## try-fjord
Design emaxi, start of the top module:
module emaxi( 
   wr_wait, rd_wait, rr_access, rr_packet, m_axi_awid, m_axi_awaddr,
   m_axi_awlen, m_axi_awsize, m_axi_awburst, m_axi_awlock,
   m_axi_awcache, m_axi_awprot, m_axi_awqos, m_axi_awvalid, m_axi_wid,
   m_axi_wdata, m_axi_wstrb, m_axi_wlast, m_axi_wvalid, m_axi_bready,
   m_axi_arid, m_axi_araddr, m_axi_arlen, m_axi_arsize, m_axi_arburst,
   m_axi_arlock, m_axi_arcache, m_axi_arprot, m_axi_arqos,
   m_axi_arvalid, m_axi_rready,
   wr_access, wr_packet, rd_access, rd_packet, rr_wait, m_axi_aclk,
   m_axi_aresetn, m_axi_awready, m_axi_wready, m_axi_bid, m_axi_bresp,
   m_axi_bvalid, m_axi_arready, m_axi_rid, m_axi_rdata, m_axi_rresp,
   m_axi_rlast, m_axi_rvalid
   );
export LEC_CHECK = 0
export CAP_MARGIN = 20
export CELL_PAD_IN_SITES_DETAIL_PLACEMENT = 1
export CELL_PAD_IN_SITES_GLOBAL_PLACEMENT = 1
export CORE_MARGIN = 2
export CORE_UTILIZATION = 40
export CTS_CLUSTER_DIAMETER = 228
export HOLD_SLACK_MARGIN = 0.2
export MAX_ROUTING_LAYER = met4
export PLACE_DENSITY_LB_ADDON = 0.05
export SLEW_MARGIN = 20
create_clock -name core_clock -period 5.34 [get_ports {m_axi_aclk}]
run.sh (not shown) runs the stock make flow with config.mk's settings and CLKGATE_MAP_FILE=.
Input changes introduced in try-xenon (baseline for comparison: try-fjord):
# try-fjord
export LEC_CHECK = 0
export CAP_MARGIN = 20
export CELL_PAD_IN_SITES_DETAIL_PLACEMENT = 1
export CELL_PAD_IN_SITES_GLOBAL_PLACEMENT = 1
export CORE_MARGIN = 2
export CORE_UTILIZATION = 40
export CTS_CLUSTER_DIAMETER = 228
export HOLD_SLACK_MARGIN = 0.2
export MAX_ROUTING_LAYER = met4
export PLACE_DENSITY_LB_ADDON = 0.05
export SLEW_MARGIN = 20
create_clock -name core_clock -period 5.34 [get_ports {m_axi_aclk}]
# try-xenon
export LEC_CHECK = 0
export CAP_MARGIN = 20
export CORE_MARGIN = 2
export CORE_UTILIZATION = 40
export SLEW_MARGIN = 20
create_clock -name core_clock -period 3.6 [get_ports {m_axi_aclk}]
Findings:
No run among try-fjord and try-xenon stopped early or left any final violation; all are clean.
The run with more routed wire is try-fjord, not try-xenon.
Initial antenna violation count (try-xenon over try-fjord): decrease, 8
In the flow results for try-fjord and try-xenon, the count of clock-buffer cells in the layout is larger on try-fjord.
Number of logic stages on the critical path including buffering: try-xenon lower than try-fjord
Post-detailed-placement cell area ended up 0.0011 sq mm higher on try-xenon than on try-fjord.
Against try-fjord, non-clock buffer count in try-xenon rose by more than 10%.
Re mean number of vias per cell: try-xenon is 0.031 down on try-fjord.
The following lists how try-onyx was set up differently from try-xenon:
# try-xenon
export LEC_CHECK = 0
export CAP_MARGIN = 20
export CORE_MARGIN = 2
export CORE_UTILIZATION = 40
export SLEW_MARGIN = 20
create_clock -name core_clock -period 3.6 [get_ports {m_axi_aclk}]
# try-onyx
export LEC_CHECK = 0
export CAP_MARGIN = 20
export CORE_MARGIN = 2
export CORE_UTILIZATION = 50
export SLEW_MARGIN = 20
export TNS_END_PERCENT = 5
create_clock -name core_clock -period 4.18 [get_ports {m_axi_aclk}]
Findings:
The run showing the smaller cell count is try-onyx. Relative to try-xenon, the worst setup slack of try-onyx is higher by 0.47 ns. Sort try-onyx and try-xenon by clock buffer instance count of the final layout desc -> top: try-xenon. Cmp try-onyx and try-xenon / final critical-path share of the clock period / higher: try-xenon.
Input-level comparison between try-delta and try-onyx:
# try-onyx
export LEC_CHECK = 0
export CAP_MARGIN = 20
export CORE_MARGIN = 2
export CORE_UTILIZATION = 50
export SLEW_MARGIN = 20
export TNS_END_PERCENT = 5
create_clock -name core_clock -period 4.18 [get_ports {m_axi_aclk}]
# try-delta
export LEC_CHECK = 0
export CAP_MARGIN = 20
export CORE_MARGIN = 2
export CORE_UTILIZATION = 13
export SLEW_MARGIN = 20
create_clock -name core_clock -period 7.38 [get_ports {m_axi_aclk}]
Findings:
try-onyx reached the end of the flow, and the finished layout is clean on the timing, DRC and antenna checks. try-delta: no failed stages, no open violations at the end. On number of global-route vias before repair, try-onyx tracks try-delta almost exactly. [compare] base=try-onyx new=try-delta: pin count of the biggest net entering global routing moved up; part of the cycle the worst path needs moved down; utilization moved down; total number of vias level.
